==> flow/design.v <==
module contador_de_programa(
    input  wire       clk,
    input  wire       reset,
    input  wire [6:0] cantidad_instrucciones,
    output reg  [1:0] fase,
    output reg  [6:0] o_contador,
    output reg        done
);
wire [6:0] siguiente = o_contador + 7'd1;
always @(posedge clk) begin
    if (reset) begin
        fase       <= 2'd0;
        o_contador <= 7'd0;
        done       <= (cantidad_instrucciones == 7'd0);
    end else if (!done) begin
        if (fase == 2'd2) begin
            fase       <= 2'd0;
            o_contador <= siguiente;
            if (siguiente == cantidad_instrucciones)
                done <= 1'b1;
        end else begin
            fase <= fase + 2'd1;
        end
    end
end
endmodule
module unidad_control
(
    input  [3:0] instruction,
    output reg       write_enable_RB,
    output reg       read_ram,
    output reg       write_ram,
    output reg [3:0] alu_opcode,
    output reg       valido
);
always @* begin
    write_enable_RB = 1'b0;
    read_ram        = 1'b0;
    write_ram       = 1'b0;
    alu_opcode      = 4'b0000;
    valido          = 1'b1;
    case (instruction)
        4'b0000: begin write_enable_RB = 1'b1; alu_opcode = 4'b0000; end  
        4'b0001: begin write_enable_RB = 1'b1; alu_opcode = 4'b0001; end  
        4'b0010: begin write_enable_RB = 1'b1; alu_opcode = 4'b0010; end  
        4'b0011: begin write_enable_RB = 1'b1; alu_opcode = 4'b0110; end  
        4'b0100: begin write_enable_RB = 1'b1; alu_opcode = 4'b0111; end  
        4'b0101: begin write_enable_RB = 1'b1; alu_opcode = 4'b1100; end  
        4'b0110: write_ram = 1'b1;                                         
        4'b0111: read_ram  = 1'b1;                                         
        default: valido = 1'b0;                                            
    endcase
end
endmodule
module alu(
    input  [3:0]      op,
    input  [31:0]     din1_alu,
    input  [31:0]     din2_alu,
    output reg [31:0] result_alu
);
always @* begin
    case (op)
        4'b0000: result_alu = din1_alu & din2_alu;
        4'b0001: result_alu = din1_alu | din2_alu;
        4'b0010: result_alu = din1_alu + din2_alu;
        4'b0110: result_alu = din1_alu - din2_alu;
        4'b0111: result_alu = (din1_alu < din2_alu) ? 32'd1 : 32'd0;
        4'b1100: result_alu = ~(din1_alu | din2_alu);
        default: result_alu = 32'd0;
    endcase
end
endmodule
module banco_de_registros(
    input  wire        clk,
    input  wire        reset,
    input  wire [4:0]  read_address_1,
    input  wire [4:0]  read_address_2,
    input  wire [4:0]  write_address,
    input  wire [31:0] data_write,
    input  wire        write_enable,
    output wire [31:0] data_register_1,
    output wire [31:0] data_register_2
);
reg [31:0] mem [0:31];
function [31:0] valor_inicial(input [4:0] r);
    case (r)
        5'd0:  valor_inicial = 32'h000000DE;
        5'd1:  valor_inicial = 32'h0000006F;
        5'd2:  valor_inicial = 32'h00000064;
        5'd3:  valor_inicial = 32'h000000C8;
        5'd7:  valor_inicial = 32'h00000014;
        5'd8:  valor_inicial = 32'h00000015;
        5'd9:  valor_inicial = 32'h00000016;
        5'd10: valor_inicial = 32'h00000052;
        5'd11: valor_inicial = 32'h0000001B;
        5'd12: valor_inicial = 32'h7FFFFFF3;
        5'd16: valor_inicial = 32'h00000017;
        5'd17: valor_inicial = 32'h00000018;
        5'd18: valor_inicial = 32'h00000019;
        default: valor_inicial = 32'h00000000;
    endcase
endfunction
integer i;
always @(posedge clk) begin
    if (reset) begin
        for (i = 0; i < 32; i = i + 1)
            mem[i] <= valor_inicial(i[4:0]);
    end else if (write_enable) begin
        mem[write_address] <= data_write;
    end
end
assign data_register_1 = mem[read_address_1];
assign data_register_2 = mem[read_address_2];
endmodule
module ram(
    input  wire        clk,
    input  wire [31:0] address,
    input  wire [31:0] din,
    input  wire        write_enable,
    output wire [31:0] dout
);
reg [31:0] mem [0:31];
always @(posedge clk) begin
    if (write_enable)
        mem[address[4:0]] <= din;
end
assign dout = mem[address[4:0]];
endmodule
module jericalla_evolucion(
    input  wire        clk,
    input  wire        reset,
    input  wire [6:0]  cantidad_instrucciones,
    output wire [6:0]  imem_addr,
    input  wire [18:0] imem_data,
    output reg  [31:0] data_out,
    output reg         zf,
    output reg         valid,
    output wire        done
);
wire [1:0] fase;
wire [6:0] pc;
contador_de_programa contador_de_programa_inst(
    .clk(clk),
    .reset(reset),
    .cantidad_instrucciones(cantidad_instrucciones),
    .fase(fase),
    .o_contador(pc),
    .done(done)
);
assign imem_addr = pc;
wire       cu_we_rb, cu_read_ram, cu_write_ram, cu_valido;
wire [3:0] cu_alu_opcode;
unidad_control unidad_control_inst(
    .instruction(imem_data[18:15]),
    .write_enable_RB(cu_we_rb),
    .read_ram(cu_read_ram),
    .write_ram(cu_write_ram),
    .alu_opcode(cu_alu_opcode),
    .valido(cu_valido)
);
wire [31:0] rb_dr1, rb_dr2;
reg  [31:0] resultado;
reg        b1_we_rb, b1_read_ram, b1_write_ram, b1_valido;
reg [3:0]  b1_alu_opcode;
reg [4:0]  b1_rd;
reg [31:0] b1_dr1, b1_dr2;
reg        b2_we_rb, b2_valido;
reg [4:0]  b2_rd;
wire activo = !done;
banco_de_registros banco_de_registros_inst(
    .clk(clk),
    .reset(reset),
    .read_address_1(imem_data[9:5]),
    .read_address_2(imem_data[4:0]),
    .write_address(b2_rd),
    .data_write(resultado),
    .write_enable(activo && fase == 2'd2 && b2_we_rb),
    .data_register_1(rb_dr1),
    .data_register_2(rb_dr2)
);
wire [31:0] alu_result;
alu alu_inst(
    .op(b1_alu_opcode),
    .din1_alu(b1_dr1),
    .din2_alu(b1_dr2),
    .result_alu(alu_result)
);
wire [31:0] ram_dout;
ram ram_inst(
    .clk(clk),
    .address(b1_dr1),
    .din(b1_dr2),
    .write_enable(activo && fase == 2'd1 && b1_write_ram),
    .dout(ram_dout)
);
always @(posedge clk) begin
    if (reset) begin
        b1_we_rb  <= 1'b0;
        b1_read_ram <= 1'b0;
        b1_write_ram <= 1'b0;
        b1_valido <= 1'b0;
        b2_we_rb  <= 1'b0;
        b2_valido <= 1'b0;
        valid     <= 1'b0;
        zf        <= 1'b0;
    end else begin
        valid <= 1'b0;
        if (activo) begin
            case (fase)
                2'd0: begin
                    b1_we_rb      <= cu_we_rb;
                    b1_read_ram   <= cu_read_ram;
                    b1_write_ram  <= cu_write_ram;
                    b1_valido     <= cu_valido;
                    b1_alu_opcode <= cu_alu_opcode;
                    b1_rd         <= imem_data[14:10];
                    b1_dr1        <= rb_dr1;
                    b1_dr2        <= rb_dr2;
                end
                2'd1: begin
                    b2_we_rb  <= b1_we_rb;
                    b2_valido <= b1_valido;
                    b2_rd     <= b1_rd;
                    if (b1_read_ram)
                        resultado <= ram_dout;
                    else if (b1_write_ram)
                        resultado <= b1_dr2;
                    else
                        resultado <= alu_result;
                end
                default: begin
                    valid    <= b2_valido;
                    data_out <= resultado;
                    if (b2_we_rb)
                        zf <= (resultado == 32'd0);
                end
            endcase
        end
    end
end
endmodule
==> flow/run.sh <==
#!/bin/bash
# the make line also repeats each setting of config.mk as NAME=value (left out here)
make -C /OpenROAD-flow-scripts/flow DESIGN_CONFIG=/design/flow/config.mk WORK_HOME=/design/flow/orfs CLKGATE_MAP_FILE= finish
==> flow/config.mk <==
export PLATFORM = sky130hd
export DESIGN_NAME = jericalla_evolucion
export DESIGN_NICKNAME = jericalla_evolucion
export VERILOG_FILES = /design/flow/design.v
export SDC_FILE = /design/flow/constraint.sdc
export NUM_CORES = 4
export LEC_CHECK = 0
export ABC_AREA = 1
export CAP_MARGIN = 20
export CORE_ASPECT_RATIO = 0.96
export CORE_MARGIN = 2
export CORE_UTILIZATION = 70
export CTS_CLUSTER_DIAMETER = 182
export GPL_ROUTABILITY_DRIVEN = 1
export GPL_TIMING_DRIVEN = 0
export HOLD_SLACK_MARGIN = 0.17
export MIN_ROUTING_LAYER = met1
export SETUP_SLACK_MARGIN = -0.75
export SLEW_MARGIN = 30
==> flow/constraint.sdc <==
create_clock -name core_clock -period 8.08 [get_ports {clk}]
set_input_delay 1.6160 -clock core_clock [delete_from_list [all_inputs] [get_ports {clk}]]
set_output_delay 1.6160 -clock core_clock [all_outputs]
set_load 0.01 [all_outputs]
==> results of run 1 <==
metrics by stage:
| stage | util, % | setup TNS [ns] |
|---|---|---|
| 4_1_cts | 81.1 | 0 |
| 2_1_floorplan | - | 0 |
| 3_3_place_gp | 72.9 | -51.02 |
| 3_5_place_dp | 76.1 | 0 |
layer usage:
layer,GRT overflow,track usage (%)
met1,769,94.0
met2,4796,110
met3,636,86.6
met5,118,70.2
met4,2039,98.0
==> Slide: Implementation Results, run 1 <==
Run Summary

Outcome
  • Status: aborted with a tool error
  • Exit stage: global routing (5_1_grt)
  • Error: [ERROR GRT-0116] Global routing finished with congestion. Check the congestion regions in the DRC Viewer.

Synth
  • Count of library flops with an enable pin: 2190
  • Cells after Synth: 9756
  • Syn_area_per_cell: 10.6 um^2
  • Ys cells: 9756
  • Top logic family: AND-OR/OR-AND gates
  • Yosys Chip Area: 103000 um^2
  • Area fraction in compound gates: 16.0%
  • Post-Synth Simple-Gate Area: 14.0%
  • FA/HA/MAJ Cells, Area Fraction: 1.31%
  • Syn nets: 9891
  • Main synth FF type: edfxtp_1
  • Register area share after synthesis: 64.1%
  • Synth warn: 6
  • Post-synth regs: 2208
  • Synth mux share: 0%
  • Async set-reset flop share out of synthesis: 0%
  • XOR/XNOR Area Share: 0.0765%
  • Top-count cell post-synth: edfxtp_1
  • Area share, top type: 63.8%
  • Synth unique cells: 52
  • Cell type with the largest total area: edfxtp_1
  • Top cells by count, synth: edfxtp_1 (2190), nor2_1 (2177), o21ai_0 (1103)
  • Largest cells by area after synthesis: edfxtp_1 (64%), nor2_1 (7.9%), o21ai_0 (5.4%)
  • Area of the mapped netlist: 103000 um^2

Placed design
  • GP Congestion: 1.51
  • Placed cell count: 12000
  • Post-Place Cell Area: 111000 um^2
  • Buffers on Ports: 64
  • Pre-CTS setup slack: 2.07 ns
  • Detailed placer's ending HPWL: 426000 um

Floorplan
  • Core ar.: 146000 um^2
  • Die y size: 380 um
  • Die W: 396 um
  • # IOs: 70
  • Chip area: 150000 um^2
  • Rows: 137
  • Fp util: 70.7%

GRT
  • Total grt overflow: 8358
  • Total track usage: 96.9%

Clock tree
  • Max Buffers Root-to-Sink: 3
  • Post-CTS Resized: 0
  • Root Buffer: clkbuf_16
  • Hold_buf cts: 0
  • H-tree depth: 4
  • Clock sink count: 2208
  • CTS Buf Count: 207
  • Post-CTS Repair Setup Buffers: 0
==> run 2, diff against run 1 <==
- ABC_AREA: 1 -> unset
- CORE_ASPECT_RATIO: 0.96 -> unset
- CORE_UTILIZATION: 70 -> 65
- CTS_CLUSTER_DIAMETER: 182 -> 61
- GPL_ROUTABILITY_DRIVEN: 1 -> unset
- GPL_TIMING_DRIVEN: 0 -> unset
- HOLD_SLACK_MARGIN: 0.17 -> unset
- MIN_ROUTING_LAYER: met1 -> unset
- SETUP_SLACK_MARGIN: -0.75 -> unset
- SLEW_MARGIN: 30 -> 20
- clock period: 8.08 -> 8.06 ns (I/O delays scaled with it)
==> run 2 against run 1 <==
Effect of this change:
- now clean on timing, DRC and antenna
- synthesized cell count decreased by 38%
- die size increased by 8.4%
- area after synthesis increased by 0.76%
==> Slide: Implementation Results, run 2 <==
Key Metrics from the Run

Floorplan
  • Fp util: 65.5%
  • # IOs: 70
  • Rows: 146
  • Die W: 404 um
  • Core ar.: 159000 um^2
  • Chip area: 163000 um^2
  • Die y size: 404 um

Run
  • OpenROAD warning count: 110
  • Max-cap violation count: 0

Routing
  • Routed WL: 301000 um
  • Vias: 59600
  • Wire per inst: 36.3 um
  • DRC Markers: 0
  • First drt pass iteration count: 6
  • DR iter-0 viols: 8869
  • Via density per instance: 7.19
  • Final ANT Viol Nets: 0

Worst setup path
  • Worst Setup Start Kind: flip-flop
  • Crit path buf inv count: 1
  • Crit-path slowest cell: or2_2
  • R2r setup slk: 2.98 ns
  • Worst-case reg-to-reg path depth: 7
  • Crit. path cell count: 7
  • CP Class: reg2reg
  • Critical path origin: contador_de_programa_inst.done
  • Arrival time at the worst endpoint: 5.53 ns
  • Worst setup EP type: flip-flop
  • Req. time, crit path: 8.51 ns
  • Cell family with most CP delay: simple AND/OR/NAND/NOR gates
  • R2r startpoint: contador_de_programa_inst.done
  • CP cell instances: nand2b_1 -> nor2_2 -> nand3b_1 -> or3_2 -> buf_4 -> nor2_4 -> or2_2
  • Crit path max fanout: 43
  • Max incr delay on CP: 1.01 ns
  • Setup crit end: banco_de_registros_inst.mem[28][1]
  • Capturing point of the worst reg2reg path: banco_de_registros_inst.mem[28][1]

GRT
  • First-pass GRT wire length: 427000 um
  • Largest net degree at the start of global routing: 118
  • Total track usage: 37.5%
  • Number of global-route vias before repair: 59900
  • Total grt overflow: 0
  • Initial antenna violation count: 21

Power
  • Comb pwr: 0.00278 W
  • Seq power: 0.0131 W
  • P_clk: 0.00985 W
  • Part of the power in the clock network: 38.3%
  • Internal cell power: 0.0194 W
  • Worst vdd ir: 0.233 mV
  • Biggest consumer: registers
  • Sw frac: 24.5%
  • Gate power share: 10.8%
  • Net Sw Power: 0.00630 W
  • Leak: 38.0 nW
  • Power per standard cell area: 225 nW/um^2
  • Sequential power share: 50.9%

Synth
  • XOR/XNOR Area Share: 0.261%
  • Syn_area_per_cell: 17.2 um^2
  • Area share, top type: 63.3%
  • Yosys Chip Area: 104000 um^2
  • Register area share after synthesis: 63.7%
  • Main synth FF type: edfxtp_1
  • Async set-reset flop share out of synthesis: 0%
  • Top logic family: multiplexers
  • Synth mux share: 20.6%
  • Post-synth regs: 2208
  • Top-count cell post-synth: edfxtp_1
  • Cell type with the largest total area: edfxtp_1
  • Top cells by count, synth: edfxtp_1 (2190), mux4_2 (906), and2_1 (874)
  • FA/HA/MAJ Cells, Area Fraction: 1.30%
  • Count of library flops with an enable pin: 2190
  • Synth unique cells: 86
  • Cells after Synth: 6042
  • Syn nets: 6177
  • Largest cells by area after synthesis: edfxtp_1 (63%), mux4_2 (20%), and2_1 (5.3%)
  • Post-Synth Simple-Gate Area: 8.60%
  • Synth warn: 6
  • Area of the mapped netlist: 104000 um^2
  • Ys cells: 6042
  • Area fraction in compound gates: 3.16%

Timing
  • Endpoints failing hold: 0
  • Setup WS post-layout: 2.98 ns
  • Slew HR: 23.9%
  • Slew @ Worst Pin: 1.14 ns
  • RSZ-0062 raised after global routing: no
  • F_max: 0.197 GHz
  • Clock skew: 0.0456 ns
  • Cycle use final: 63.0%
  • Setup_tns: 0 ns
  • Final Setup Violations: 0
  • Max-slew violation count: 0
  • Min Tclk post-route: 5.08 ns

Clock tree
  • Post-CTS Repair Setup Buffers: 0
  • Post-CTS Resized: 0
  • Clock sink count: 2208
  • CTS Buf Count: 218
  • H-tree depth: 4
  • Root Buffer: clkbuf_16
  • Hold_buf cts: 0
  • CTS clk-pin slew, worst paths: 0.06 ns
  • Clk Latency, worst-skew pair: 0.88 ns
  • Max Buffers Root-to-Sink: 3
  • TritonCTS clock tree: yes

Hold path
  • Hold Path Cell Cnt: 0
  • Worst Hold End: b2_rd[2]
  • HP Start: b1_rd[2]
  • Hold/Removal Path Class: reg2reg

Cells and area
  • Sequential cell area: 66100 um^2
  • Fill cell count: 9871
  • Final #Nets: 6161
  • Fin area: 114000 um^2
  • Synth-to-Final Area Change: 9.92%
  • Fin cells: 8287
  • Gate Area: 35700 um^2

Placed design
  • Buffers on Ports: 69
  • GP Congestion: 0.928
  • Post-Place Cell Area: 107000 um^2
  • Pre-CTS setup slack: 2.59 ns
  • Detailed placer's ending HPWL: 174000 um
  • Placed cell count: 7869

Outcome
  • Status: no timing/DRC/antenna violations
-- run 2: area by class of cell --
| cell class | instances | area share, % |
|---|---|---|
| Clock inverter | 130 | 1.03 |
| Antenna cell | 5 | 0.0110 |
| Inverter | 97 | 0.319 |
| Clock buffer | 274 | 5.00 |
| Timing Repair Buffer | 287 | 2.22 |
| Tap cell | 2072 | 2.27 |
| Multi-Input combinational cell | 3214 | 31.2 |
| Sequential cell | 2208 | 57.9 |
-- run 2: metal layers --
metal	track usage [%]	share of wire, %
met1	49.8	35
met2	61.9	50
met3	7.12	10
met4	15.5	4.6
met5	0	0.024
-- run 2: metrics by stage --
step                hold WS [ns]  utilization (%)  power, W
global placement           0.407             67.6    0.0160
finish                     0.420             72.0    0.0257
detailed placement         0.405             67.6    0.0161
global route               0.424             72.0    0.0264
CTS                        0.419             71.9    0.0257
floorplan                  0.400                -    0.0151
==> run 3, diff against run 2 <==
- CORE_ASPECT_RATIO: unset -> 0.96
- CORE_UTILIZATION: 65 -> 70
- CTS_CLUSTER_DIAMETER: 61 -> unset
- CTS_CLUSTER_SIZE: unset -> 35
- GPL_ROUTABILITY_DRIVEN: unset -> 1
- GPL_TIMING_DRIVEN: unset -> 1
- HOLD_SLACK_MARGIN: unset -> 0.17
- MIN_ROUTING_LAYER: unset -> met1
- SETUP_SLACK_MARGIN: unset -> -0.75
- clock period: 8.06 -> 9.76 ns (I/O delays scaled with it)
==> run 3 against run 2 <==
Effect of this change:
- combinational power decreased by 15%
- wire length increased by 5.4%
- clock skew increased by 0.0067 ns
- clock power decreased by 16%
- clock-buffer cell count decreased by 20
- via count increased by 4.1%
- die size decreased by 7.1%
- largest power group unchanged
- power decreased by 16%
- non-clock buffer count decreased by 15
- sequential share of layout area about the same
- synthesized cell count unchanged
- critical path type is now in2reg
==> Slide: Implementation Results, run 3 <==
Key Metrics from the Run

Power
  • Gate power share: 11.0%
  • Biggest consumer: registers
  • Worst vdd ir: 0.189 mV
  • Sw frac: 24.8%
  • Comb pwr: 0.00237 W
  • Part of the power in the clock network: 38.6%
  • Leak: 38.0 nW
  • Power per standard cell area: 188 nW/um^2
  • Sequential power share: 50.4%
  • Net Sw Power: 0.00533 W
  • Internal cell power: 0.0162 W
  • Seq power: 0.0108 W
  • P_clk: 0.00829 W

Timing
  • Min Tclk post-route: 5.02 ns
  • Clock skew: 0.0523 ns
  • Endpoints failing hold: 0
  • Max-slew violation count: 0
  • Cycle use final: 51.4%
  • Slew @ Worst Pin: 1.24 ns
  • F_max: 0.199 GHz
  • Setup_tns: 0 ns
  • RSZ-0062 raised after global routing: no
  • Setup WS post-layout: 4.74 ns
  • Slew HR: 17.1%
  • Final Setup Violations: 0
  • Hold_ws: 0.431 ns

Clock tree
  • Post-CTS Resized: 0
  • Post-CTS Repair Setup Buffers: 0
  • TritonCTS clock tree: yes
  • Clock sink count: 2208
  • CTS clk-pin slew, worst paths: 0.06 ns
  • Root Buffer: clkbuf_16
  • Max Buffers Root-to-Sink: 3
  • Hold_buf cts: 0
  • H-tree depth: 4
  • CTS Buf Count: 210
  • Clk Latency, worst-skew pair: 0.87 ns

Worst setup path
  • CP Class: in2reg
  • Arrival time at the worst endpoint: 5.48 ns
  • Setup crit end: banco_de_registros_inst.mem[28][12]
  • Worst setup EP type: flip-flop
  • Worst Setup Start Kind: input port
  • Crit path max fanout: 62
  • Crit. path cell count: 6
  • Req. time, crit path: 10.23 ns
  • CP cell instances: buf_2 -> nand3b_1 -> or3_2 -> buf_4 -> nor2_4 -> or2_2
  • Max incr delay on CP: 0.91 ns
  • Critical path origin: reset
  • Crit path buf inv count: 2
  • R2r setup slk: 4.97 ns
  • Crit-path slowest cell: or2_2
  • Worst-case reg-to-reg path depth: 7
  • R2r startpoint: b1_dr1[3]
  • Capturing point of the worst reg2reg path: ram_inst.mem[9][11]
  • Cell family with most CP delay: simple AND/OR/NAND/NOR gates

Synth
  • Largest cells by area after synthesis: edfxtp_1 (63%), mux4_2 (20%), and2_1 (5.3%)
  • Synth mux share: 20.6%
  • Synth unique cells: 86
  • Ys cells: 6042
  • Yosys Chip Area: 104000 um^2
  • Syn nets: 6177
  • Async set-reset flop share out of synthesis: 0%
  • Synth warn: 6
  • Main synth FF type: edfxtp_1
  • Area fraction in compound gates: 3.16%
  • FA/HA/MAJ Cells, Area Fraction: 1.30%
  • Top cells by count, synth: edfxtp_1 (2190), mux4_2 (906), and2_1 (874)
  • XOR/XNOR Area Share: 0.261%
  • Top logic family: multiplexers
  • Post-synth regs: 2208
  • Cell type with the largest total area: edfxtp_1
  • Post-Synth Simple-Gate Area: 8.60%
  • Count of library flops with an enable pin: 2190
  • Area of the mapped netlist: 104000 um^2
  • Cells after Synth: 6042
  • Register area share after synthesis: 63.7%
  • Area share, top type: 63.3%
  • Top-count cell post-synth: edfxtp_1
  • Syn_area_per_cell: 17.2 um^2

Routing
  • First drt pass iteration count: 8
  • DR iter-0 viols: 10000
  • Final ANT Viol Nets: 0
  • Via density per instance: 7.60
  • Routed WL: 317000 um
  • Wire per inst: 38.8 um
  • Vias: 62000
  • DRC Markers: 0

Cells and area
  • Synth-to-Final Area Change: 9.84%
  • Sequential cell area: 66100 um^2
  • Gate Area: 35700 um^2
  • Final #Nets: 6138
  • Fill cell count: 7845

Placed design
  • Pre-CTS setup slack: 4.02 ns
  • Buffers on Ports: 69
  • Detailed placer's ending HPWL: 185000 um
  • GP Congestion: 0.940

Run
  • Max-cap violation count: 0
  • OpenROAD warning count: 117

GRT
  • First-pass GRT wire length: 451000 um
  • Total grt overflow: 0
  • Number of global-route vias before repair: 61900
  • M3 GR Usage: 11.1%
  • Met2 GRT Util: 66.5%
  • Largest net degree at the start of global routing: 129
  • Total track usage: 42.7%
  • GRT Max-Usage Layer: met2
  • Met1 Usage GRT: 57.1%
  • Initial antenna violation count: 20

Hold path
  • HP Start: b1_rd[3]
  • Worst Hold End: b2_rd[3]
  • Hold Path Cell Cnt: 0
  • Hold/Removal Path Class: reg2reg

Floorplan
  • Fp util: 70.5%
  • Chip area: 151000 um^2
  • Die W: 397 um
  • Core ar.: 147000 um^2
  • Die y size: 381 um
  • Rows: 138
  • # IOs: 70

Outcome
  • Status: no timing/DRC/antenna violations
-- run 3: area by class of cell --
| type | instances | share of cell area (%) |
|---|---|---|
| repair buffers | 272 | 2.16 |
| clock buffers | 254 | 4.81 |
| flip-flops and latches | 2208 | 58.0 |
| multi-input cells | 3214 | 31.3 |
| well taps | 1960 | 2.15 |
| diodes | 11 | 0.0241 |
| clock inverters | 143 | 1.27 |
| inverters | 97 | 0.319 |
-- run 3: through the flow --
step                total power, W  std cells  area, um^2  util [%]
finish                      0.0215       8159      114000      77.5
global placement            0.0133       7735      107000      72.5
floorplan                   0.0125       6042      104000         -
global route                0.0219       8148      114000      77.4
detailed placement          0.0133       7736      107000      72.5
CTS                         0.0214       8133      114000      77.2
-- run 3: layer usage --
layer,wire (um),up-vias
met1,104000,31600
met4,19300,16
li1,-,24000
met3,43500,1065
met5,94,-
met2,150000,5432
==> run 4, diff against run 3 <==
- CTS_CLUSTER_SIZE: 35 -> 13
- GPL_ROUTABILITY_DRIVEN: 1 -> 0
- SETUP_SLACK_MARGIN: -0.75 -> 1.36
- clock period: 9.76 -> 4.74 ns (I/O delays scaled with it)
==> run 4 against run 3 <==
Effect of this change:
- still clean
- cell area grew 1.1%
- synthesized cell count did not move
- clock power increased by 94%
- register-to-register slack got worse by 3.6 ns
- power is 100% higher
- via count about the same
==> Slide: Implementation Results, run 4 <==
Key Metrics from the Run

Outcome
  • Status: no timing/DRC/antenna violations

Timing
  • Slew HR: 24.2%
  • Final Setup Violations: 0
  • F_max: 0.293 GHz
  • Hold_ws: 0.423 ns
  • Setup_tns: 0 ns
  • RSZ-0062 raised after global routing: yes
  • Slew @ Worst Pin: 1.13 ns
  • Endpoints failing hold: 0
  • Setup WS post-layout: 1.33 ns
  • Cycle use final: 71.9%
  • Min Tclk post-route: 3.41 ns
  • Clock skew: 0.0477 ns
  • Max-slew violation count: 0

Routing
  • First drt pass iteration count: 14
  • Wire per inst: 37.7 um
  • Vias: 62100
  • DRC Markers: 0
  • Via density per instance: 7.54
  • Routed WL: 310000 um
  • DR iter-0 viols: 9293
  • Final ANT Viol Nets: 0

Worst setup path
  • Cell family with most CP delay: buffers and inverters
  • Crit-path slowest cell: buf_4
  • Capturing point of the worst reg2reg path: resultado[0]
  • Max incr delay on CP: 0.60 ns
  • Setup crit end: resultado[0]
  • R2r setup slk: 1.33 ns
  • Worst Setup Start Kind: flip-flop
  • Arrival time at the worst endpoint: 3.97 ns
  • Worst setup EP type: flip-flop
  • CP cell instances: clkinv_2 -> buf_4 -> nor3_2 -> buf_4 -> a22oi_1 -> and3_1 -> o221ai_1 -> and3_1
  • Worst-case reg-to-reg path depth: 8
  • Crit path buf inv count: 3
  • Crit. path cell count: 8
  • Req. time, crit path: 5.30 ns
  • Crit path max fanout: 32
  • Critical path origin: b1_dr1[4]
  • CP Class: reg2reg
  • R2r startpoint: b1_dr1[4]

Floorplan
  • Rows: 138
  • # IOs: 70
  • Die y size: 381 um
  • Core ar.: 147000 um^2
  • Die W: 397 um
  • Fp util: 70.5%
  • Chip area: 151000 um^2

Power
  • Biggest consumer: registers
  • Worst vdd ir: 0.332 mV
  • Sequential power share: 51.3%
  • Seq power: 0.0222 W
  • Sw frac: 24.8%
  • Net Sw Power: 0.0108 W
  • Comb pwr: 0.00507 W
  • Gate power share: 11.7%
  • Part of the power in the clock network: 37.1%
  • Internal cell power: 0.0326 W
  • Power per standard cell area: 376 nW/um^2
  • P_clk: 0.0161 W
  • Leak: 38.5 nW
  • Design Power: 0.0434 W

Clock tree
  • CTS clk-pin slew, worst paths: 0.06 ns
  • Clock sink count: 2208
  • Hold_buf cts: 0
  • CTS Buf Count: 215
  • TritonCTS clock tree: yes
  • H-tree depth: 4
  • Max Buffers Root-to-Sink: 3
  • Clk Latency, worst-skew pair: 0.86 ns
  • Root Buffer: clkbuf_16

Cells and area
  • Fill cell count: 7768
  • Synth-to-Final Area Change: 11.0%
  • Final design utilization: 78.3%
  • Final #Nets: 6248

Synth
  • Area share, top type: 63.3%
  • Top cells by count, synth: edfxtp_1 (2190), mux4_2 (906), and2_1 (874)
  • Synth mux share: 20.6%
  • Count of library flops with an enable pin: 2190
  • Area of the mapped netlist: 104000 um^2
  • Syn nets: 6177
  • Main synth FF type: edfxtp_1
  • Yosys Chip Area: 104000 um^2
  • Post-synth regs: 2208
  • FA/HA/MAJ Cells, Area Fraction: 1.30%
  • Area fraction in compound gates: 3.16%
  • Cell type with the largest total area: edfxtp_1
  • XOR/XNOR Area Share: 0.261%
  • Async set-reset flop share out of synthesis: 0%
  • Top logic family: multiplexers
  • Syn_area_per_cell: 17.2 um^2
  • Register area share after synthesis: 63.7%
  • Cells after Synth: 6042
  • Synth unique cells: 86
  • Ys cells: 6042
  • Top-count cell post-synth: edfxtp_1
  • Post-Synth Simple-Gate Area: 8.60%
  • Synth warn: 6
  • Largest cells by area after synthesis: edfxtp_1 (63%), mux4_2 (20%), and2_1 (5.3%)

Run
  • Max-cap violation count: 0
  • OpenROAD warning count: 108

GRT
  • Largest net degree at the start of global routing: 101
  • First-pass GRT wire length: 443000 um
  • Number of global-route vias before repair: 62400
  • Total track usage: 41.7%
  • Total grt overflow: 0
  • Initial antenna violation count: 27

Hold path
  • Hold/Removal Path Class: reg2reg
  • HP Start: b1_rd[3]
  • Worst Hold End: b2_rd[3]
  • Hold Path Cell Cnt: 0

Placed design
  • Pre-CTS setup slack: 1.03 ns
  • Buffers on Ports: 69
  • Detailed placer's ending HPWL: 185000 um
[run 4: cell type report]
cell class | instances | area [um^2] | share of cell area (%)
multi-input combinational | 3214 | 36000 | 31.2
clock inverter | 100 | 800 | 0.693
timing repair buffer | 377 | 4000 | 3.47
tap | 1960 | 2450 | 2.13
clock buffer | 274 | 5620 | 4.88
inverter | 97 | 370 | 0.321
antenna | 2 | 5.00 | 0.00434
sequential | 2208 | 66100 | 57.3
[run 4: metal layers]
metal / wire, um / share of wire [%] / global-route usage [%]
met4: 17800 / 5.7 / 19.7
met3: 39300 / 13 / 8.92
met2: 152000 / 49 / 67.3
met1: 101000 / 33 / 55.3
met5: 119 / 0.038 / 0
[run 4: timing repair]
item                                    4_1_cts  5_1_grt
buffers inserted                              2        3
endpoints found under the setup margin      114      104
pin swaps                                     1       10
hold endpoints to repair                      0        0
resized                                      19       54
cloned                                        1        0
[run 4: through the flow]
stage,instances,instance area [um^2]
detailed placement,7847,108000
finish,8232,115000
global route,8231,115000
floorplan,6042,104000
CTS,8224,115000
global placement,7847,108000
==> run 5, diff against run 4 <==
- CORE_ASPECT_RATIO: 0.96 -> unset
- CORE_UTILIZATION: 70 -> 40
- CTS_CLUSTER_SIZE: 13 -> unset
- GPL_ROUTABILITY_DRIVEN: 0 -> unset
- GPL_TIMING_DRIVEN: 1 -> unset
- HOLD_SLACK_MARGIN: 0.17 -> unset
- MIN_ROUTING_LAYER: met1 -> unset
- SETUP_SLACK_MARGIN: 1.36 -> -0.54
- clock period: 4.74 -> 5.6 ns (I/O delays scaled with it)
==> run 5 against run 4 <==
Effect of this change:
- still clean
- sequential share of layout area decreased by 0.97 points
- combinational power shrank 18%
- core utilization fell by 33 points
- worst hold slack improved by 0.0091 ns
- first-iteration DRC count is 17% lower
- sequential power decreased by 15%
- fmax shrank 19%
- non-clock buffer count is 42 lower
- final cell count rose by 18%
- via count is 4.8% lower
- sequential cell count unchanged
- critical path type unchanged
==> Slide: Implementation Results, run 5 <==
Key Metrics from the Run

Routing
  • Vias: 59100
  • Final ANT Viol Nets: 0
  • Via density per instance: 6.09
  • First drt pass iteration count: 7
  • Routed WL: 322000 um
  • DR iter-0 viols: 7701
  • DRC Markers: 0
  • Wire per inst: 33.2 um

Timing
  • Max-slew violation count: 0
  • Final Setup Violations: 0
  • RSZ-0062 raised after global routing: no
  • Setup WS post-layout: 1.39 ns
  • Slew HR: 24.8%
  • F_max: 0.237 GHz
  • Endpoints failing hold: 0
  • Cycle use final: 75.2%
  • Setup_tns: 0 ns
  • Clock skew: 0.0587 ns
  • Slew @ Worst Pin: 1.13 ns
  • Min Tclk post-route: 4.21 ns

Worst setup path
  • Arrival time at the worst endpoint: 4.82 ns
  • R2r setup slk: 1.39 ns
  • CP cell instances: inv_1 -> ha_1 -> fa_1 -> o21ba_2 -> nor4_1 -> o21a_1 -> o211a_1 -> nor3_1 -> a221oi_1 -> o21ai_1 -> a221oi_1 -> nor2_1
  • CP Class: reg2reg
  • Crit path max fanout: 5
  • Critical path origin: b1_dr1[0]
  • Setup crit end: resultado[14]
  • Worst-case reg-to-reg path depth: 12
  • Max incr delay on CP: 0.79 ns
  • Crit path buf inv count: 1
  • Worst setup EP type: flip-flop
  • Crit-path slowest cell: edfxtp_1
  • Capturing point of the worst reg2reg path: resultado[14]
  • R2r startpoint: b1_dr1[0]
  • Crit. path cell count: 12
  • Req. time, crit path: 6.20 ns
  • Most frequent CP cell: a221oi_1
  • Worst Setup Start Kind: flip-flop
  • Cell family with most CP delay: AND-OR/OR-AND gates

Floorplan
  • # IOs: 70
  • Fp util: 40.1%
  • Die W: 514 um
  • Die y size: 514 um
  • Chip area: 264000 um^2
  • Rows: 187
  • Core ar.: 259000 um^2

Clock tree
  • Max Buffers Root-to-Sink: 3
  • Post-CTS Resized: 0
  • Post-CTS Repair Setup Buffers: 0
  • Root Buffer: clkbuf_16
  • Hold_buf cts: 0
  • CTS Buf Count: 230
  • TritonCTS clock tree: yes
  • Clk Latency, worst-skew pair: 0.90 ns
  • CTS clk-pin slew, worst paths: 0.06 ns
  • Clock sink count: 2208
  • H-tree depth: 4

Hold path
  • Hold/Removal Path Class: reg2reg
  • Hold Path Cell Cnt: 0
  • Worst Hold End: b2_rd[4]
  • HP Start: b1_rd[4]

Power
  • Gate power share: 10.8%
  • Biggest consumer: registers
  • P_clk: 0.0153 W
  • Worst vdd ir: 0.317 mV
  • Internal cell power: 0.0288 W
  • Sw frac: 24.7%
  • Seq power: 0.0188 W
  • Power per standard cell area: 326 nW/um^2
  • Comb pwr: 0.00415 W
  • Part of the power in the clock network: 40.0%
  • Net Sw Power: 0.00947 W
  • Sequential power share: 49.2%
  • Leak: 38.6 nW

Synth
  • Count of library flops with an enable pin: 2190
  • Ys cells: 6042
  • Async set-reset flop share out of synthesis: 0%
  • FA/HA/MAJ Cells, Area Fraction: 1.30%
  • Top-count cell post-synth: edfxtp_1
  • Top logic family: multiplexers
  • Area of the mapped netlist: 104000 um^2
  • Syn_area_per_cell: 17.2 um^2
  • Synth unique cells: 86
  • Synth warn: 6
  • Main synth FF type: edfxtp_1
  • Cell type with the largest total area: edfxtp_1
  • Area share, top type: 63.3%
  • Post-Synth Simple-Gate Area: 8.60%
  • Post-synth regs: 2208
  • Top cells by count, synth: edfxtp_1 (2190), mux4_2 (906), and2_1 (874)
  • Largest cells by area after synthesis: edfxtp_1 (63%), mux4_2 (20%), and2_1 (5.3%)
  • Yosys Chip Area: 104000 um^2
  • Synth mux share: 20.6%
  • Syn nets: 6177
  • XOR/XNOR Area Share: 0.261%
  • Area fraction in compound gates: 3.16%
  • Cells after Synth: 6042
  • Register area share after synthesis: 63.7%

GRT
  • Total grt overflow: 0
  • Number of global-route vias before repair: 60200
  • First-pass GRT wire length: 457000 um
  • Total track usage: 24.4%
  • Initial antenna violation count: 24
  • Largest net degree at the start of global routing: 109

Placed design
  • Buffers on Ports: 69
  • Detailed placer's ending HPWL: 191000 um
  • GP Congestion: 0.852
  • Pre-CTS setup slack: 1.28 ns

Outcome
  • Status: no timing/DRC/antenna violations

Cells and area
  • Synth-to-Final Area Change: 13.0%
  • Final design utilization: 45.3%
  • Final #Nets: 6221
  • Fill cell count: 21900

Run
  • OpenROAD warning count: 107
  • Max-cap violation count: 0
run 5: per-layer routing:
| metal | global-route usage [%] | up-vias | part of all wire [%] |
|---|---|---|---|
| met4 | 8.01 | 2 | 3.5 |
| met5 | 0 | - | 0.0034 |
| li1 | - | 24200 | - |
| met1 | 31.8 | 31500 | 38 |
| met2 | 41.5 | 2790 | 50 |
| met3 | 3.98 | 604 | 7.8 |
run 5: through the flow:
step | instances | hold WS, ns | total power [W] | instance area [um^2]
finish | 9698 | 0.432 | 0.0383 | 117000
global route | 9689 | 0.440 | 0.0394 | 117000
CTS | 9683 | 0.431 | 0.0385 | 117000
detailed placement | 9250 | 0.412 | 0.0233 | 110000
global placement | 9250 | 0.417 | 0.0233 | 110000
floorplan | 6042 | 0.400 | 0.0218 | 104000
run 5: area by class of cell:
cell class                 instances  area (um^2)  area share (%)
sequential                      2208        66100            56.4
multi-input combinational       3214        35700            30.5
clock buffer                     299         6040            5.14
tap                             3402         4260            3.63
timing repair buffer             335         3400            2.90
clock inverter                   134         1380            1.18
inverter                          97          364           0.310
antenna                            9         22.5          0.0192
==> run 6, diff against run 5 <==
- ABC_AREA: unset -> 1
- CELL_PAD_IN_SITES_DETAIL_PLACEMENT: unset -> 0
- CELL_PAD_IN_SITES_GLOBAL_PLACEMENT: unset -> 1
- CORE_ASPECT_RATIO: unset -> 0.81
- CORE_UTILIZATION: 40 -> 62
- CTS_CLUSTER_DIAMETER: unset -> 389
- CTS_CLUSTER_SIZE: unset -> 17
- MAX_ROUTING_LAYER: unset -> met4
- PLACE_DENSITY_LB_ADDON: unset -> 0.17
- SETUP_SLACK_MARGIN: -0.54 -> 0.12
- clock period: 5.6 -> 6.67 ns (I/O delays scaled with it)
==> run 6 against run 5 <==
Effect of this change:
- still clean on timing, DRC and antenna
- global-route usage increased by 19 points
- register-to-register slack improved by 1.2 ns
- non-clock buffer count decreased by 42
- final cell count increased by 20%
- sequential share of layout area increased by 3.8 points
- synthesized cell count increased by 61%
- sequential power decreased by 16%
- clock-buffer cell count decreased by 142
- critical path depth decreased by 4
- worst hold slack got worse by 0.011 ns
- area after synthesis decreased by 0.75%
- largest cell class unchanged
- highest routed layer is now met4
==> Slide: Implementation Results, run 6 <==
Key Metrics from the Run

Clock tree
  • H-tree depth: 4
  • Clock sink count: 2208
  • Post-CTS Resized: 0
  • Root Buffer: clkbuf_16
  • Clk Latency, worst-skew pair: 0.84 ns
  • Max Buffers Root-to-Sink: 3
  • Hold_buf cts: 0
  • CTS Buf Count: 147
  • Post-CTS Repair Setup Buffers: 0
  • CTS clk-pin slew, worst paths: 0.07 ns
  • TritonCTS clock tree: yes

Timing
  • F_max: 0.235 GHz
  • Max-slew violation count: 0
  • Final Setup Violations: 0
  • Slew HR: 21.4%
  • Cycle use final: 63.9%
  • Clock skew: 0.0517 ns
  • Setup WS post-layout: 2.41 ns
  • Endpoints failing hold: 0
  • Min Tclk post-route: 4.26 ns
  • Setup_tns: 0 ns
  • Hold_ws: 0.421 ns
  • Slew @ Worst Pin: 1.18 ns
  • RSZ-0062 raised after global routing: no

Synth
  • Top logic family: AND-OR/OR-AND gates
  • Async set-reset flop share out of synthesis: 0%
  • Cell type with the largest total area: edfxtp_1
  • Top cells by count, synth: edfxtp_1 (2190), nor2_1 (2177), o21ai_0 (1103)
  • Area share, top type: 63.8%
  • Syn nets: 9891
  • Ys cells: 9756
  • Area fraction in compound gates: 16.0%
  • Largest cells by area after synthesis: edfxtp_1 (64%), nor2_1 (7.9%), o21ai_0 (5.4%)
  • XOR/XNOR Area Share: 0.0765%
  • Main synth FF type: edfxtp_1
  • FA/HA/MAJ Cells, Area Fraction: 1.31%
  • Post-Synth Simple-Gate Area: 14.0%
  • Area of the mapped netlist: 103000 um^2
  • Synth unique cells: 52
  • Synth mux share: 0%
  • Synth warn: 6
  • Post-synth regs: 2208
  • Count of library flops with an enable pin: 2190
  • Yosys Chip Area: 103000 um^2
  • Top-count cell post-synth: edfxtp_1
  • Syn_area_per_cell: 10.6 um^2
  • Cells after Synth: 9756
  • Register area share after synthesis: 64.1%

Routing
  • Routed WL: 363000 um
  • DR iter-0 viols: 16000
  • Via density per instance: 7.11
  • DRC Markers: 0
  • First drt pass iteration count: 7
  • Final ANT Viol Nets: 0
  • Wire per inst: 31.3 um
  • Vias: 82500

Worst setup path
  • Crit. path cell count: 8
  • Critical path origin: reset
  • Req. time, crit path: 7.12 ns
  • Worst Setup Start Kind: input port
  • Capturing point of the worst reg2reg path: ram_inst.mem[19][23]
  • R2r setup slk: 2.59 ns
  • Worst-case reg-to-reg path depth: 5
  • Worst setup EP type: flip-flop
  • CP cell instances: clkdlybuf4s50_1 -> buf_4 -> nor3_4 -> nand2_1 -> inv_1 -> nand2_2 -> nand2_2 -> buf_4
  • Setup crit end: banco_de_registros_inst.mem[5][19]
  • Cell family with most CP delay: simple AND/OR/NAND/NOR gates
  • Arrival time at the worst endpoint: 4.71 ns
  • CP Class: in2reg
  • Crit-path slowest cell: nand2_2
  • R2r startpoint: b1_dr1[4]
  • Crit path buf inv count: 4
  • Max incr delay on CP: 0.70 ns
  • Crit path max fanout: 33

Power
  • Sw frac: 27.5%
  • Leak: 38.1 nW
  • Biggest consumer: registers
  • Power per standard cell area: 258 nW/um^2
  • Sequential power share: 55.9%
  • Internal cell power: 0.0206 W
  • Part of the power in the clock network: 30.9%
  • P_clk: 0.00877 W
  • Seq power: 0.0158 W
  • Design Power: 0.0283 W
  • Net Sw Power: 0.00779 W
  • Gate power share: 13.2%
  • Worst vdd ir: 0.281 mV
  • Comb pwr: 0.00373 W

Floorplan
  • Chip area: 170000 um^2
  • # IOs: 70
  • Die y size: 371 um
  • Rows: 134
  • Fp util: 62.5%
  • Die W: 457 um
  • Core ar.: 165000 um^2

Cells and area
  • Sequential cell area: 66100 um^2
  • Final design utilization: 66.6%
  • Synth-to-Final Area Change: 6.62%
  • Final #Nets: 9521
  • Gate Area: 32700 um^2
  • Fill cell count: 12200

GRT
  • Largest net degree at the start of global routing: 154
  • Total track usage: 43.3%
  • Number of global-route vias before repair: 75300
  • Total grt overflow: 0
  • Initial antenna violation count: 8
  • First-pass GRT wire length: 519000 um

Placed design
  • Detailed placer's ending HPWL: 223000 um
  • Buffers on Ports: 69
  • Pre-CTS setup slack: 1.76 ns
  • GP Congestion: 0.994

Outcome
  • Status: no timing/DRC/antenna violations

Hold path
  • Hold Path Cell Cnt: 0
  • HP Start: b1_rd[1]
  • Worst Hold End: b2_rd[1]
  • Hold/Removal Path Class: reg2reg

Run
  • Max-cap violation count: 0
  • OpenROAD warning count: 135
## run 6: per-stage QoR
stage	cells	area, um^2
global placement	11400	106000
global route	11600	110000
floorplan	9756	103000
finish	11600	110000
CTS	11600	110000
detailed placement	11400	106000
## run 6: area by class of cell
type | instances | share of cell area, %
repair buffers | 293 | 2.48
clock inverters | 15 | 0.280
clock buffers | 157 | 3.40
flip-flops and latches | 2208 | 60.2
well taps | 2176 | 2.48
diodes | 8 | 0.0182
inverters | 394 | 1.40
multi-input cells | 6342 | 29.8
## run 6: routing by layer
| layer | track usage (%) | vias to the layer above | part of all wire (%) |
|---|---|---|---|
| li1 | - | 34500 | - |
| met3 | 11.5 | 953 | 16 |
| met4 | 17.6 | 0 | 4.9 |
| met2 | 58.0 | 7388 | 41 |
| met5 | - | - | 0 |
| met1 | 62.8 | 39700 | 38 |
==> run 7, diff against run 6 <==
- CELL_PAD_IN_SITES_DETAIL_PLACEMENT: 0 -> unset
- CELL_PAD_IN_SITES_GLOBAL_PLACEMENT: 1 -> unset
- CORE_ASPECT_RATIO: 0.81 -> 0.96
- CORE_UTILIZATION: 62 -> 72
- CTS_CLUSTER_DIAMETER: 389 -> 381
- CTS_CLUSTER_SIZE: 17 -> 13
- GPL_ROUTABILITY_DRIVEN: unset -> 0
- GPL_TIMING_DRIVEN: unset -> 1
- MAX_ROUTING_LAYER: met4 -> unset
- MIN_ROUTING_LAYER: unset -> met1
- PLACE_DENSITY_LB_ADDON: 0.17 -> 0.14
- SETUP_SLACK_MARGIN: 0.12 -> 0.91
- SLEW_MARGIN: 20 -> 40
- clock period: 6.67 -> 3.11 ns (I/O delays scaled with it)
==> run 7 against run 6 <==
Effect of this change:
- the flow now stops in global routing (5_1_grt)
- synthesized cell count unchanged
- area after synthesis unchanged
- die size decreased by 14%
==> Slide: Implementation Results, run 7 <==
Run Summary

Synth
  • Syn_area_per_cell: 10.6 um^2
  • Yosys Chip Area: 103000 um^2
  • Main synth FF type: edfxtp_1
  • Top cells by count, synth: edfxtp_1 (2190), nor2_1 (2177), o21ai_0 (1103)
  • Async set-reset flop share out of synthesis: 0%
  • FA/HA/MAJ Cells, Area Fraction: 1.31%
  • Syn nets: 9891
  • Largest cells by area after synthesis: edfxtp_1 (64%), nor2_1 (7.9%), o21ai_0 (5.4%)
  • Post-synth regs: 2208
  • Synth warn: 6
  • Top logic family: AND-OR/OR-AND gates
  • Cells after Synth: 9756
  • Register area share after synthesis: 64.1%
  • Post-Synth Simple-Gate Area: 14.0%
  • Cell type with the largest total area: edfxtp_1
  • Area of the mapped netlist: 103000 um^2
  • Count of library flops with an enable pin: 2190
  • Top-count cell post-synth: edfxtp_1
  • Ys cells: 9756
  • Area share, top type: 63.8%
  • Synth unique cells: 52
  • XOR/XNOR Area Share: 0.0765%
  • Area fraction in compound gates: 16.0%
  • Synth mux share: 0%

Clock tree
  • Hold_buf cts: 0
  • H-tree depth: 4
  • Clock sink count: 2208
  • CTS Buf Count: 187
  • Max Buffers Root-to-Sink: 3
  • Root Buffer: clkbuf_16

Floorplan
  • Chip area: 146000 um^2
  • Fp util: 72.3%
  • Die W: 390 um
  • Die y size: 375 um
  • # IOs: 70
  • Rows: 136
  • Core ar.: 143000 um^2

Placed design
  • Pre-CTS setup slack: 0.0105 ns
  • Detailed placer's ending HPWL: 233000 um
  • Placed cell count: 11400
  • Post-Place Cell Area: 110000 um^2
  • Buffers on Ports: 69

Outcome
  • Status: aborted with a tool error
  • Exit stage: global routing (5_1_grt)
==> run 7: metrics by stage <==
stage | utilization, % | hold slack [ns]
floorplan | - | 0.400
global placement | 76.8 | 0.406
detailed placement | 76.8 | 0.405
CTS | 83.9 | 0.310
==> run 7: repair_timing <==
item	CTS
cloned	59
gates resized	584
pin swaps	75
setup endpoints to repair	3041
buffers inserted	146
==> run 8, diff against run 7 <==
- ABC_AREA: 1 -> unset
- CORE_ASPECT_RATIO: 0.96 -> unset
- CORE_UTILIZATION: 72 -> 69
- CTS_CLUSTER_DIAMETER: 381 -> 318
- CTS_CLUSTER_SIZE: 13 -> unset
- GPL_ROUTABILITY_DRIVEN: 0 -> unset
- GPL_TIMING_DRIVEN: 1 -> unset
- MIN_ROUTING_LAYER: met1 -> unset
- PLACE_DENSITY_LB_ADDON: 0.14 -> unset
- SETUP_SLACK_MARGIN: 0.91 -> unset
- SLEW_MARGIN: 40 -> 20
- clock period: 3.11 -> 4.45 ns (I/O delays scaled with it)
==> run 8 against run 7 <==
Effect of this change:
- the run now finishes clean
- die size grew 5.1%
- synthesized cell count shrank 38%
- area after synthesis grew 0.76%
==> Slide: Implementation Results, run 8 <==
Key Metrics from the Run

Synth
  • Post-synth regs: 2208
  • Top-count cell post-synth: edfxtp_1
  • Syn nets: 6177
  • Cell type with the largest total area: edfxtp_1
  • FA/HA/MAJ Cells, Area Fraction: 1.30%
  • Area fraction in compound gates: 3.16%
  • Largest cells by area after synthesis: edfxtp_1 (63%), mux4_2 (20%), and2_1 (5.3%)
  • Async set-reset flop share out of synthesis: 0%
  • Main synth FF type: edfxtp_1
  • Ys cells: 6042
  • Post-Synth Simple-Gate Area: 8.60%
  • Syn_area_per_cell: 17.2 um^2
  • Top cells by count, synth: edfxtp_1 (2190), mux4_2 (906), and2_1 (874)
  • Area of the mapped netlist: 104000 um^2
  • Top logic family: multiplexers
  • Synth warn: 6
  • Register area share after synthesis: 63.7%
  • Synth mux share: 20.6%
  • XOR/XNOR Area Share: 0.261%
  • Cells after Synth: 6042
  • Synth unique cells: 86
  • Yosys Chip Area: 104000 um^2
  • Count of library flops with an enable pin: 2190
  • Area share, top type: 63.3%

Run
  • OpenROAD warning count: 105
  • Max-cap violation count: 0

Worst setup path
  • Req. time, crit path: 5.01 ns
  • Cell family with most CP delay: AND-OR/OR-AND gates
  • Max incr delay on CP: 0.59 ns
  • R2r setup slk: 0.62 ns
  • Most frequent CP cell: o211ai_1
  • Critical path origin: b1_dr2[1]
  • Crit-path slowest cell: o211ai_1
  • CP cell instances: buf_4 -> inv_1 -> ha_1 -> a21o_1 -> and4_1 -> o211ai_1 -> nand3_1 -> o211ai_1 -> o211ai_1 -> xnor2_1 -> a221oi_1 -> a221oi_2
  • Capturing point of the worst reg2reg path: resultado[27]
  • Crit path max fanout: 36
  • Setup crit end: resultado[27]
  • Worst setup EP type: flip-flop
  • Crit path buf inv count: 2
  • Worst-case reg-to-reg path depth: 12
  • Worst Setup Start Kind: flip-flop
  • CP Class: reg2reg
  • R2r startpoint: b1_dr2[1]
  • Arrival time at the worst endpoint: 4.39 ns
  • Crit. path cell count: 12

Timing
  • Min Tclk post-route: 3.83 ns
  • Max-slew violation count: 0
  • RSZ-0062 raised after global routing: no
  • F_max: 0.261 GHz
  • Endpoints failing hold: 0
  • Clock skew: 0.0549 ns
  • Cycle use final: 86.1%
  • Setup_tns: 0 ns
  • Final Setup Violations: 0
  • Slew @ Worst Pin: 1.16 ns
  • Slew HR: 22.9%

Power
  • Worst vdd ir: 0.412 mV
  • Comb pwr: 0.00529 W
  • Biggest consumer: registers
  • Net Sw Power: 0.0116 W
  • Sw frac: 24.5%
  • Leak: 38.6 nW
  • Power per standard cell area: 410 nW/um^2
  • Sequential power share: 50.1%
  • Gate power share: 11.2%
  • Part of the power in the clock network: 38.7%
  • Seq power: 0.0237 W
  • Internal cell power: 0.0357 W
  • P_clk: 0.0183 W

Clock tree
  • CTS clk-pin slew, worst paths: 0.07 ns
  • Root Buffer: clkbuf_16
  • TritonCTS clock tree: yes
  • Post-CTS Repair Setup Buffers: 0
  • Clock sink count: 2208
  • H-tree depth: 4
  • CTS Buf Count: 212
  • Clk Latency, worst-skew pair: 0.89 ns
  • Max Buffers Root-to-Sink: 3
  • Hold_buf cts: 0
  • Post-CTS Resized: 0

Routing
  • First drt pass iteration count: 6
  • DRC Markers: 0
  • Vias: 61600
  • DR iter-0 viols: 9871
  • Routed WL: 312000 um
  • Via density per instance: 7.44
  • Final ANT Viol Nets: 0
  • Wire per inst: 37.6 um

GRT
  • Number of global-route vias before repair: 62400
  • Total track usage: 41.4%
  • Initial antenna violation count: 24
  • Total grt overflow: 0
  • First-pass GRT wire length: 443000 um
  • Largest net degree at the start of global routing: 139

Placed design
  • Post-Place Cell Area: 108000 um^2
  • Buffers on Ports: 69
  • Detailed placer's ending HPWL: 181000 um
  • GP Congestion: 0.911

Floorplan
  • # IOs: 70
  • Rows: 142
  • Fp util: 69.4%
  • Die W: 392 um
  • Chip area: 154000 um^2
  • Core ar.: 150000 um^2
  • Die y size: 392 um

Hold path
  • Hold Path Cell Cnt: 0
  • Hold/Removal Path Class: reg2reg
  • HP Start: b1_rd[4]
  • Worst Hold End: b2_rd[4]

Cells and area
  • Synth-to-Final Area Change: 11.1%
  • Fin area: 115000 um^2
  • Fill cell count: 8052
  • Final #Nets: 6228

Outcome
  • Status: no timing/DRC/antenna violations
-- run 8: cell type report --
| type | instances | area, um^2 | share of cell area (%) |
|---|---|---|---|
| antenna | 6 | 15.0 | 0.0130 |
| clock buffer | 251 | 5470 | 4.74 |
| clock inverter | 137 | 1510 | 1.31 |
| inverter | 97 | 364 | 0.316 |
| multi-input combinational | 3214 | 35700 | 30.9 |
| sequential | 2208 | 66100 | 57.3 |
| tap | 2016 | 2520 | 2.19 |
| timing repair buffer | 360 | 3720 | 3.22 |
-- run 8: per-layer routing --
layer,vias up,part of all wire [%],GRT usage (%)
li1,24100,-,-
met5,-,0.030,0
met1,31300,32,52.6
met2,5019,49,66.8
met4,14,6.1,21.5
met3,1138,13,10.7
-- run 8: metrics by stage --
step | hold slack, ns | cells | worst slack [ns] | total power, W | util (%)
finish | 0.431 | 8289 | 0.617 | 0.0473 | 77.1
detailed placement | 0.415 | 7893 | 0.736 | 0.0292 | 72.4
global placement | 0.422 | 7893 | 0.801 | 0.0292 | 72.4
floorplan | 0.400 | 6042 | 0.498 | 0.0274 | -
global route | 0.451 | 8283 | 0.480 | 0.0483 | 77.1
CTS | 0.430 | 8281 | 0.726 | 0.0472 | 77.1
==> run 9, diff against run 8 <==
- CORE_UTILIZATION: 69 -> 72
- CTS_CLUSTER_DIAMETER: 318 -> 358
- CTS_CLUSTER_SIZE: unset -> 13
- PLACE_DENSITY: unset -> 0.64
- SETUP_SLACK_MARGIN: unset -> 0.48
- clock period: 4.45 -> 3.11 ns (I/O delays scaled with it)
==> run 9 against run 8 <==
Effect of this change:
- now fails the layout checks on negative setup slack
- die size fell by 4.1%
- power rose by 38%
- non-clock buffer count rose by 376
- cell area rose by 2.8%
- clock skew fell by 0.0065 ns
- worst hold slack got worse by 0.11 ns
- fmax rose by 6.5%
- area after synthesis did not move
- first-iteration DRC count rose by 21%
- final cell count rose by 1.3%
- critical endpoint is now resultado[8]
==> Slide: Implementation Results, run 9 <==
Key Metrics from the Run

Synth
  • Yosys Chip Area: 104000 um^2
  • Ys cells: 6042
  • Cells after Synth: 6042
  • Post-Synth Simple-Gate Area: 8.60%
  • Cell type with the largest total area: edfxtp_1
  • Main synth FF type: edfxtp_1
  • Syn_area_per_cell: 17.2 um^2
  • Post-synth regs: 2208
  • Top logic family: multiplexers
  • Synth warn: 6
  • FA/HA/MAJ Cells, Area Fraction: 1.30%
  • Syn nets: 6177
  • Top-count cell post-synth: edfxtp_1
  • Top cells by count, synth: edfxtp_1 (2190), mux4_2 (906), and2_1 (874)
  • Largest cells by area after synthesis: edfxtp_1 (63%), mux4_2 (20%), and2_1 (5.3%)
  • XOR/XNOR Area Share: 0.261%
  • Synth mux share: 20.6%
  • Async set-reset flop share out of synthesis: 0%
  • Area fraction in compound gates: 3.16%
  • Synth unique cells: 86
  • Count of library flops with an enable pin: 2190
  • Area of the mapped netlist: 104000 um^2
  • Register area share after synthesis: 63.7%
  • Area share, top type: 63.3%

Routing
  • First drt pass iteration count: 13
  • Vias: 67700
  • DR iter-0 viols: 12000
  • Final ANT Viol Nets: 0
  • Via density per instance: 8.06
  • Routed WL: 356000 um
  • Wire per inst: 42.4 um
  • DRC Markers: 0

Floorplan
  • Core ar.: 143000 um^2
  • Chip area: 147000 um^2
  • Die W: 384 um
  • Fp util: 72.4%
  • Die y size: 384 um
  • Rows: 139
  • # IOs: 70

GRT
  • M3 GR Usage: 13.4%
  • Met1 Usage GRT: 58.5%
  • Total grt overflow: 0
  • GRT Max-Usage Layer: met2
  • Total track usage: 47.8%
  • Number of global-route vias before repair: 67600
  • First-pass GRT wire length: 488000 um
  • Met2 GRT Util: 74.4%
  • Initial antenna violation count: 34
  • Largest net degree at the start of global routing: 80

Clock tree
  • H-tree depth: 4
  • Root Buffer: clkbuf_16
  • Max Buffers Root-to-Sink: 3
  • CTS clk-pin slew, worst paths: 0.07 ns
  • CTS Buf Count: 187
  • Clock sink count: 2208
  • TritonCTS clock tree: yes
  • Clk Latency, worst-skew pair: 0.88 ns

Placed design
  • Placed cell count: 8053
  • Detailed placer's ending HPWL: 196000 um
  • GP Congestion: 0.949
  • Pre-CTS setup slack: -0.0556 ns
  • Buffers on Ports: 69

Hold path
  • Worst Hold End: b1_rd[3]
  • HP Start: imem_data[13]
  • Hold/Removal Path Class: in2reg
  • Hold Path Cell Cnt: 1

Worst setup path
  • Crit-path slowest cell: o31ai_1
  • R2r startpoint: b1_dr1[0]
  • Crit path buf inv count: 4
  • Worst-case reg-to-reg path depth: 14
  • Critical path origin: b1_dr1[0]
  • Crit path max fanout: 3
  • Capturing point of the worst reg2reg path: resultado[8]
  • Worst setup EP type: flip-flop
  • CP Class: reg2reg
  • CP cell instances: buf_6 -> inv_8 -> ha_4 -> fa_2 -> o21ba_4 -> nor4_2 -> or2_2 -> buf_4 -> a21oi_1 -> nor2_1 -> o31ai_1 -> o31ai_1 -> buf_4 -> a21oi_2
  • Arrival time at the worst endpoint: 4.30 ns
  • R2r setup slk: -0.49 ns
  • Max incr delay on CP: 0.93 ns
  • Req. time, crit path: 3.81 ns
  • Worst Setup Start Kind: flip-flop
  • Setup crit end: resultado[8]
  • Cell family with most CP delay: AND-OR/OR-AND gates
  • Crit. path cell count: 14

Run
  • OpenROAD warning count: 104
  • Max-cap violation count: 0

Power
  • P_clk: 0.0221 W
  • Power per standard cell area: 551 nW/um^2
  • Sw frac: 26.0%
  • Sequential power share: 51.8%
  • Net Sw Power: 0.0170 W
  • Leak: 40.1 nW
  • Gate power share: 14.4%
  • Part of the power in the clock network: 33.8%
  • Seq power: 0.0339 W
  • Comb pwr: 0.00945 W
  • Internal cell power: 0.0484 W
  • Worst vdd ir: 0.773 mV
  • Biggest consumer: registers

Timing
  • Clock skew: 0.0485 ns
  • Slew HR: 24.1%
  • Final Setup Violations: 14
  • F_max: 0.278 GHz
  • Max-slew violation count: 0
  • RSZ-0062 raised after global routing: yes
  • Cycle use final: 116%
  • Setup WS post-layout: -0.488 ns
  • Slew @ Worst Pin: 1.13 ns
  • Min Tclk post-route: 3.60 ns
  • Endpoints failing hold: 0
  • Hold_ws: 0.323 ns

Cells and area
  • Synth-to-Final Area Change: 14.3%
  • Final #Nets: 6579
  • Fill cell count: 6500
  • Fin cells: 8396
  • Final design utilization: 82.7%

Outcome
  • Status: finished with violations
  • Layout Check Fails: negative setup slack
-- run 9: area by class of cell --
class / instances / area [um^2] / area share (%)
flip-flops and latches: 2208 / 66100 / 55.7
multi-input cells: 3214 / 36600 / 30.9
clock buffers: 212 / 4820 / 4.06
diodes: 13 / 32.5 / 0.0274
repair buffers: 736 / 8040 / 6.77
inverters: 97 / 374 / 0.315
clock inverters: 13 / 283 / 0.238
well taps: 1903 / 2380 / 2.01
-- run 9: stage by stage --
stage | TNS, ns | instance area [um^2] | power, W
floorplan | -87.94 | 104000 | 0.0393
global placement | 0 | 111000 | 0.0423
detailed placement | -0.117 | 111000 | 0.0425
CTS | 0 | 118000 | 0.0641
global route | -1.98 | 119000 | 0.0662
finish | -1.70 | 119000 | 0.0654
-- run 9: repair_timing --
action                                   CTS  global route
endpoints found under the setup margin  1255          1197
hold buffers                               0             0
gates cloned                              13             5
endpoints found under the hold margin      0             0
pin swaps                                 66            61
gates resized                            189           118
setup buffers                             47            39
-- run 9: metal layers --
metal / part of all wire, % / up-vias
met5: 0.053 / -
met4: 9.8 / 24
met3: 15 / 2372
met2: 46 / 7522
met1: 29 / 33000
li1: - / 24700
==> run 10, diff against run 9 <==
- CORE_ASPECT_RATIO: unset -> 0.96
- CTS_CLUSTER_DIAMETER: 358 -> 54
- GPL_ROUTABILITY_DRIVEN: unset -> 0
- GPL_TIMING_DRIVEN: unset -> 1
- MIN_ROUTING_LAYER: unset -> met1
- PLACE_DENSITY: 0.64 -> 0.35
- SETUP_SLACK_MARGIN: 0.48 -> 0.91
- clock period: 3.11 -> 3.12 ns (I/O delays scaled with it)
==> run 10 against run 9 <==
Effect of this change:
- the layout still fails its checks (negative setup slack)
- sequential cell count did not move
- synthesized cell count did not move
- clock-buffer cell count rose by 14
- register-to-register slack improved by 0.29 ns
- die size did not move
- non-clock buffer count rose by 39
- sequential power barely moved
- area after synthesis did not move
- core utilization rose by 1.4 points
==> Slide: Implementation Results, run 10 <==
Key Metrics from the Run

Outcome
  • Status: finished with violations
  • Layout Check Fails: negative setup slack

Synth
  • Top logic family: multiplexers
  • Cell type with the largest total area: edfxtp_1
  • Count of library flops with an enable pin: 2190
  • Synth warn: 6
  • Register area share after synthesis: 63.7%
  • Largest cells by area after synthesis: edfxtp_1 (63%), mux4_2 (20%), and2_1 (5.3%)
  • Yosys Chip Area: 104000 um^2
  • Top-count cell post-synth: edfxtp_1
  • Syn_area_per_cell: 17.2 um^2
  • Main synth FF type: edfxtp_1
  • Async set-reset flop share out of synthesis: 0%
  • Top cells by count, synth: edfxtp_1 (2190), mux4_2 (906), and2_1 (874)
  • Post-Synth Simple-Gate Area: 8.60%
  • Syn nets: 6177
  • FA/HA/MAJ Cells, Area Fraction: 1.30%
  • Cells after Synth: 6042
  • Ys cells: 6042
  • Synth mux share: 20.6%
  • Synth unique cells: 86
  • Area fraction in compound gates: 3.16%
  • Post-synth regs: 2208
  • Area of the mapped netlist: 104000 um^2
  • Area share, top type: 63.3%
  • XOR/XNOR Area Share: 0.261%

Clock tree
  • Max Buffers Root-to-Sink: 3
  • Root Buffer: clkbuf_16
  • H-tree depth: 4
  • CTS clk-pin slew, worst paths: 0.07 ns
  • CTS Buf Count: 197
  • Clk Latency, worst-skew pair: 0.87 ns
  • Hold_buf cts: 0
  • TritonCTS clock tree: yes
  • Clock sink count: 2208

Worst setup path
  • Setup crit end: resultado[12]
  • Max incr delay on CP: 0.57 ns
  • Crit. path cell count: 13
  • CP cell instances: buf_6 -> buf_12 -> buf_16 -> buf_12 -> buf_8 -> buf_16 -> mux4_2 -> mux2i_1 -> o21ai_1 -> a21oi_2 -> buf_6 -> a21oi_2 -> o21a_1
  • R2r startpoint: b1_dr1[0]
  • Capturing point of the worst reg2reg path: resultado[12]
  • Critical path origin: b1_dr1[0]
  • Crit path buf inv count: 7
  • R2r setup slk: -0.20 ns
  • Crit path max fanout: 8
  • Arrival time at the worst endpoint: 3.91 ns
  • Cell family with most CP delay: buffers and inverters
  • Crit-path slowest cell: mux4_2
  • Req. time, crit path: 3.71 ns
  • Worst Setup Start Kind: flip-flop
  • CP Class: reg2reg
  • Worst-case reg-to-reg path depth: 13
  • Worst setup EP type: flip-flop

Power
  • Design Power: 0.0665 W
  • Power per standard cell area: 551 nW/um^2
  • P_clk: 0.0231 W
  • Internal cell power: 0.0490 W
  • Seq power: 0.0338 W
  • Part of the power in the clock network: 34.7%
  • Net Sw Power: 0.0175 W
  • Sw frac: 26.3%
  • Gate power share: 14.4%
  • Biggest consumer: registers
  • Leak: 40.9 nW
  • Sequential power share: 50.9%
  • Comb pwr: 0.00959 W
  • Worst vdd ir: 0.490 mV

Timing
  • Max-slew violation count: 0
  • Slew HR: 24.9%
  • Setup WS post-layout: -0.197 ns
  • RSZ-0062 raised after global routing: yes
  • Final Setup Violations: 19
  • Min Tclk post-route: 3.32 ns
  • F_max: 0.302 GHz
  • Endpoints failing hold: 0
  • Cycle use final: 106%
  • Clock skew: 0.0427 ns
  • Hold_ws: 0.401 ns
  • Slew @ Worst Pin: 1.13 ns

Floorplan
  • Core ar.: 143000 um^2
  • Fp util: 72.5%
  • Rows: 136
  • Chip area: 147000 um^2
  • Die y size: 376 um
  • # IOs: 70
  • Die W: 392 um

Placed design
  • Pre-CTS setup slack: -0.194 ns
  • Buffers on Ports: 69
  • Detailed placer's ending HPWL: 195000 um
  • Post-Place Cell Area: 111000 um^2

GRT
  • Initial antenna violation count: 40
  • First-pass GRT wire length: 497000 um
  • Total track usage: 48.9%
  • Total grt overflow: 0
  • Largest net degree at the start of global routing: 127
  • Number of global-route vias before repair: 68200

Routing
  • Wire per inst: 43.4 um
  • Routed WL: 370000 um
  • Via density per instance: 8.12
  • DR iter-0 viols: 13300
  • Vias: 69200
  • DRC Markers: 0
  • First drt pass iteration count: 13
  • Final ANT Viol Nets: 0

Run
  • OpenROAD warning count: 107
  • Max-cap violation count: 0

Hold path
  • Hold Path Cell Cnt: 1
  • Hold/Removal Path Class: in2reg
  • Worst Hold End: b1_rd[0]
  • HP Start: imem_data[10]

Cells and area
  • Synth-to-Final Area Change: 16.1%
  • Final #Nets: 6629
  • Fin area: 121000 um^2
  • Sequential cell area: 66100 um^2
  • Gate Area: 37100 um^2
  • Fill cell count: 6230
  • Final design utilization: 84.1%
[run 10: layout make-up]
type                    count  area share (%)
clock inverters            39           0.352
clock buffers             226            4.21
inverters                  97           0.310
well taps                1932            2.01
flip-flops and latches   2208            54.9
multi-input cells        3215            30.7
repair buffers            775            7.47
diodes                     28          0.0581
[run 10: layer usage]
metal,track usage (%),vias up,share of wire (%)
met2,74.0,7949,45
met3,15.8,2531,16
met1,59.8,33800,28
met5,0,-,0.095
met4,36.2,35,10
li1,-,24900,-
[run 10: repair_timing]
item,in CTS,in global routing
setup buffers,83,45
endpoints found under the hold margin,0,0
pin swaps,101,94
gates cloned,28,5
setup endpoints to repair,3022,3164
gates resized,238,221
[run 10: through the flow]
| step | setup TNS, ns | std cells |
|---|---|---|
| after global placement | -0.220 | 8066 |
| final | -1.07 | 8520 |
| after CTS | 0 | 8442 |
| after floorplan | -78.99 | 6042 |
| after detailed placement | -0.385 | 8066 |
| after global routing | -2.28 | 8494 |
No activity file was given, so power comes from the tool's default toggle rates.
